==> trial 15: inputs <==
==> flow/design.v <==
module sort_top (
  input             clk,
  input      [31:0] a, b, c, d, e, f,
  output reg [31:0] m, n, o, p, q, r
);
  reg  [31:0] a_q, b_q, c_q, d_q, e_q, f_q;
  wire [31:0] m_w, n_w, o_w, p_w, q_w, r_w;
  always @(posedge clk) begin
    a_q <= a; b_q <= b; c_q <= c; d_q <= d; e_q <= e; f_q <= f;
    m <= m_w; n <= n_w; o <= o_w; p <= p_w; q <= q_w; r <= r_w;
  end
  sort u_sort (
    .a(a_q), .b(b_q), .c(c_q), .d(d_q), .e(e_q), .f(f_q),
    .m(m_w), .n(n_w), .o(o_w), .p(p_w), .q(q_w), .r(r_w)
  );
endmodule

module sort(
  input [31:0]a,b,c,d,e,f,
  output reg [31:0]m,n,o,p,q,r);
  reg [31:0]mem[5:0];
  reg [31:0]t;
  always@(*)
    begin
      mem[0]=a;
      mem[1]=b;
      mem[2]=c;
      mem[3]=d;
      mem[4]=e;
      mem[5]=f;
      for(int i=0;i<6;i++)
        begin
          for(int j=0;j<5;j++)
            begin
              if(mem[j]<mem[j+1])
                begin
                  t = mem[j];
                  mem[j]=mem[j+1];
                  mem[j+1]=t;
                end
            end
        end
      m=mem[0];
      n=mem[1];
      o=mem[2];
      p=mem[3];
      q=mem[4];
      r=mem[5];
    end
endmodule
==> flow/run.sh <==
#!/bin/bash
# the make line also repeats each setting of config.mk as NAME=value (left out here)
make -C /OpenROAD-flow-scripts/flow DESIGN_CONFIG=/design/flow/config.mk WORK_HOME=/design/flow/orfs CLKGATE_MAP_FILE= finish
==> flow/config.mk <==
export PLATFORM = sky130hd
export DESIGN_NAME = sort_top
export DESIGN_NICKNAME = sort_top
export VERILOG_FILES = /design/flow/design.v
export SDC_FILE = /design/flow/constraint.sdc
export NUM_CORES = 4
export LEC_CHECK = 0
export ABC_AREA = 1
export CAP_MARGIN = 20
export CORE_MARGIN = 2
export CORE_UTILIZATION = 72
export CTS_CLUSTER_DIAMETER = 394
export CTS_CLUSTER_SIZE = 98
export PLACE_DENSITY = 0.43
export SETUP_SLACK_MARGIN = 1.14
export SLEW_MARGIN = 20
export TNS_END_PERCENT = 15
==> flow/constraint.sdc <==
create_clock -name core_clock -period 19.7 [get_ports {clk}]
set_input_delay 3.9400 -clock core_clock [delete_from_list [all_inputs] [get_ports {clk}]]
set_output_delay 3.9400 -clock core_clock [all_outputs]
set_load 0.01 [all_outputs]
==> trial 12: changes against trial 15 <==
==> flow/config.mk (replaced) <==
export PLATFORM = sky130hd
export DESIGN_NAME = sort_top
export DESIGN_NICKNAME = sort_top
export VERILOG_FILES = /design/flow/design.v
export SDC_FILE = /design/flow/constraint.sdc
export NUM_CORES = 4
export LEC_CHECK = 0
export CAP_MARGIN = 20
export CORE_MARGIN = 2
export CORE_UTILIZATION = 57
export HOLD_SLACK_MARGIN = -0.1
export MAX_ROUTING_LAYER = met4
export SETUP_SLACK_MARGIN = -0.25
export SLEW_MARGIN = 20
export TNS_END_PERCENT = 100
==> flow/constraint.sdc (replaced) <==
create_clock -name core_clock -period 39.4 [get_ports {clk}]
set_input_delay 7.8800 -clock core_clock [delete_from_list [all_inputs] [get_ports {clk}]]
set_output_delay 7.8800 -clock core_clock [all_outputs]
set_load 0.01 [all_outputs]
==> out/qor.txt <==
run status = stopped before the end
Stopped at = global routing
stop err = [ERROR GRT-0116] Global routing finished with congestion. Check the congestion regions in the DRC Viewer.
register share after synthesis = 15.1%
die width = 303 um
RD Place Congestion = 1.24
Die Y = 303 um
Syn Nets = 8,354
That was trial 12.
==> out/qor.txt <==
run status = stopped before the end
Stopped at = detailed placement
stop err = [ERROR DPL-0038] Utilization greater than 100%, impossible to legalize
die width = 263 um
Syn Nets = 8,901
Die Y = 263 um
RD Place Congestion = 1.27
register share after synthesis = 16.0%
That was trial 15.


==> trial 38: inputs <==
// sort_top: RTL as listed in full above, without the edits since
make LEC_CHECK=0 ABC_AREA=0 CAP_MARGIN=20 CELL_PAD_IN_SITES_DETAIL_PLACEMENT=0 CELL_PAD_IN_SITES_GLOBAL_PLACEMENT=2 CORE_MARGIN=2 CORE_UTILIZATION=40 CTS_CLUSTER_DIAMETER=300 CTS_CLUSTER_SIZE=10 MAX_ROUTING_LAYER=met5 MIN_ROUTING_LAYER=met2 PLACE_DENSITY_LB_ADDON=0.18 SLEW_MARGIN=20 TNS_END_PERCENT=70 finish   # period 44.0 ns
run.sh (not shown) runs the stock make flow with config.mk's settings and CLKGATE_MAP_FILE=.
==> inputs of build 84, as changes to trial 38 <==
==> flow/config.mk (replaced) <==
export PLATFORM = sky130hd
export DESIGN_NAME = sort_top
export DESIGN_NICKNAME = sort_top
export VERILOG_FILES = /design/flow/design.v
export SDC_FILE = /design/flow/constraint.sdc
export NUM_CORES = 4
export LEC_CHECK = 0
export ABC_AREA = 0
export CAP_MARGIN = 20
export CELL_PAD_IN_SITES_DETAIL_PLACEMENT = 0
export CORE_ASPECT_RATIO = 0.59
export CORE_MARGIN = 3
export CORE_UTILIZATION = 42
export CTS_CLUSTER_SIZE = 90
export GPL_ROUTABILITY_DRIVEN = 1
export GPL_TIMING_DRIVEN = 1
export MAX_ROUTING_LAYER = met5
export PLACE_DENSITY = 0.35
export SLEW_MARGIN = 20
==> flow/constraint.sdc (replaced) <==
create_clock -name core_clock -period 23.8 [get_ports {clk}]
set_input_delay 4.7600 -clock core_clock [delete_from_list [all_inputs] [get_ports {clk}]]
set_output_delay 4.7600 -clock core_clock [all_outputs]
set_load 0.01 [all_outputs]
==> comparison table <==
metric                                                                             build 84                  trial 38
Status                                                                      failed layout checks    stopped before the end
Failing step                                                                              -  global routing (5_1_grt)
Violated checks                                                        negative setup slack                         -
Row cnt                                                                                  97                       130
Horizontal die dimension                                                             459 um                    361 um
Post-Place Worst Slack                                                            -18.16 ns                 -0.712 ns
Post-synthesis share of cell area spent on xor and xnor gates                            0%                        0%
Clk buf depth                                                                             3                         3
Floorplan-stage core utilization                                                      42.6%                     40.4%
Core ar.                                                                         119000 um2                126000 um2
Number of gates given a new drive strength after cts                                    593                        19
Hpwl dp                                                                           275000 um                 219000 um
Placed Cells incl. Taps                                                               12300                     10300
Die Footprint                                                                    126000 um2                130000 um2
Number of buffers added by the clock tree synthesis step                                 38                        44
Weighted congestion at the end of routability-driven global placement                  1.17                      1.29
Standard cell area after detailed placement                                       83100 um2                 66300 um2
Buffer count from post-CTS setup fixing                                                 180                         3
Floorplan die height                                                                 273 um                    361 um


==> v35 <==
RTL: the design.v shown in full above, as it stands there.
Settings: LEC_CHECK=0, CAP_MARGIN=20, CORE_MARGIN=2, CORE_UTILIZATION=57, SLEW_MARGIN=20; clock period 23.8 ns.
==> inputs of v38, as changes to v35 <==
Settings changed: CORE_UTILIZATION 57 to 40.
==> flow/constraint.sdc (replaced) <==
create_clock -name core_clock -period 44.0 [get_ports {clk}]
set_input_delay 8.8000 -clock core_clock [delete_from_list [all_inputs] [get_ports {clk}]]
set_output_delay 8.8000 -clock core_clock [all_outputs]
set_load 0.01 [all_outputs]
==> summary of the runs <==
v35 stopped in 4_1_cts with DPL-0033. v38 produced a clean layout.
In area after synthesis, v38 and v35 do not differ.
In synthesized cell count, v38 and v35 do not differ.
In v35 the die area is smaller than in v38, by 30%.


==> inputs of run a <==
Starts from the design.v that is shown in full above.
clock: 33.0 ns
lec_check: 0
abc_area: 1
cap_margin: 20
core_margin: 2
core_utilization: 69
cts_cluster_diameter: 231
cts_cluster_size: 100
place_density: 0.43
slew_margin: 20
==> run b: changes against run a <==
--- a/flow/config.mk
+++ b/flow/config.mk
@@ -9,7 +9,5 @@
 export CAP_MARGIN = 20
-export CORE_MARGIN = 2
-export CORE_UTILIZATION = 69
-export CTS_CLUSTER_DIAMETER = 231
-export CTS_CLUSTER_SIZE = 100
-export PLACE_DENSITY = 0.43
+export CELL_PAD_IN_SITES_DETAIL_PLACEMENT = 2
+export CORE_MARGIN = 6
+export CORE_UTILIZATION = 40
 export SLEW_MARGIN = 20
==> flow/constraint.sdc (replaced) <==
create_clock -name core_clock -period 44.0 [get_ports {clk}]
set_input_delay 8.8000 -clock core_clock [delete_from_list [all_inputs] [get_ports {clk}]]
set_output_delay 8.8000 -clock core_clock [all_outputs]
set_load 0.01 [all_outputs]
==> results <==
Run b aborted during detailed placement on DPL-0033. Run a did not get past global routing.
In synthesized area, run b and run a do not differ.
In synthesized cell count, run b and run a do not differ.
Die size: run b is larger than run a (79%).


==> inputs of trial 31 <==
Starts from the design.v that is shown in full above.
export LEC_CHECK = 0
export ABC_AREA = 1
export CAP_MARGIN = 15
export CELL_PAD_IN_SITES_DETAIL_PLACEMENT = 2
export CORE_ASPECT_RATIO = 1.65
export CORE_MARGIN = 3
export CORE_UTILIZATION = 25
export CTS_CLUSTER_DIAMETER = 215
export CTS_CLUSTER_SIZE = 46
export GPL_ROUTABILITY_DRIVEN = 0
export GPL_TIMING_DRIVEN = 0
export MAX_ROUTING_LAYER = met5
export PLACE_DENSITY_LB_ADDON = 0.13
export SETUP_SLACK_MARGIN = 5.0
export SLEW_MARGIN = 20
export TNS_END_PERCENT = 50
create_clock -name core_clock -period 29.1 [get_ports {clk}]
==> trial 98 (differences from trial 31) <==
ABC_AREA = unset   (was 1)
CAP_MARGIN = 20   (was 15)
CELL_PAD_IN_SITES_DETAIL_PLACEMENT = unset   (was 2)
CORE_ASPECT_RATIO = unset   (was 1.65)
CORE_MARGIN = 2   (was 3)
CORE_UTILIZATION = 57   (was 25)
CTS_CLUSTER_DIAMETER = unset   (was 215)
CTS_CLUSTER_SIZE = unset   (was 46)
GPL_ROUTABILITY_DRIVEN = unset   (was 0)
GPL_TIMING_DRIVEN = unset   (was 0)
MAX_ROUTING_LAYER = unset   (was met5)
PLACE_DENSITY_LB_ADDON = unset   (was 0.13)
SETUP_SLACK_MARGIN = -2.0   (was 5.0)
TNS_END_PERCENT = unset   (was 50)
==> flow/constraint.sdc (replaced) <==
create_clock -name core_clock -period 38.3 [get_ports {clk}]
set_input_delay 7.6600 -clock core_clock [delete_from_list [all_inputs] [get_ports {clk}]]
set_output_delay 7.6600 -clock core_clock [all_outputs]
set_load 0.01 [all_outputs]
==> build 61 (differences from trial 31) <==
CAP_MARGIN = 20   (was 15)
CORE_ASPECT_RATIO = 0.59   (was 1.65)
CORE_UTILIZATION = 31   (was 25)
CTS_CLUSTER_DIAMETER = unset   (was 215)
PLACE_DENSITY = 0.54   (was unset)
PLACE_DENSITY_LB_ADDON = unset   (was 0.13)
TNS_END_PERCENT = unset   (was 50)
==> comparison table <==
|  | trial 31 | build 61 | trial 98 |
|---|---|---|---|
| Outcome | aborted with a tool error | aborted with a tool error | aborted with a tool error |
| Last stage reached | global routing | detailed placement | global routing |
| Height of the die | 570 um | 309 um | 303 um |
| Buffers inserted during post-CTS setup optimization | 340 | - | 72 |
| Post-synthesis cell count from yosys | 7817 | 7817 | 7270 |
| Total die size | 198000 um^2 | 160000 um^2 | 91700 um^2 |
| Area post-placement | 57000 um^2 | - | 75800 um^2 |
| Clock net sink count | 384 | - | 384 |
| Clock buffer count from CTS | 12 | - | 39 |
| Post-DP HPWL | 266 mm | - | 215 mm |
| Share of synthesized cell area in and-or and or-and compound cells | 25.5% | 25.5% | 27.1% |
| Share of cell area taken by muxes after synthesis | 0% | 0% | 9.57% |
| Top-count cell post-synth | sky130_fd_sc_hd__nand2_1 | sky130_fd_sc_hd__nand2_1 | sky130_fd_sc_hd__a21oi_1 |
| Fraction of the core area occupied by cells at floorplan | 25.2% | 31.4% | 57.6% |
| Quantity of hold-fixing buffers added after cts | 0 | - | 0 |
| Basic-gate share of the synthesized area counting and, or, nand and nor cells | 28.9% | 28.9% | 20.1% |
| Cells after Synth | 7817 | 7817 | 7270 |
| Adder-cell share of the synthesized area | 23.2% | 23.2% | 22.0% |
| Post-synth top area share | 23.2% | 23.2% | 21.9% |
| Dpl cells | 10700 | - | 11200 |
| Horizontal extent of the die | 348 um | 519 um | 303 um |
| Yosys-reported design area after synthesis | 48100 um^2 | 48100 um^2 | 50900 um^2 |
| Post-synth seq share | 16.0% | 16.0% | 15.1% |
| Average footprint of a synthesized cell | 6.16 um^2 | 6.16 um^2 | 7.00 um^2 |
| Synth unique cells | 38 | 38 | 96 |
| Synthesized net count | 8901 | 8901 | 8354 |
| Worst-case clock buffer depth | 3 | - | 3 |
| Worst setup timing slack at the placement stage | -9.74 ns | - | -4.76 ns |
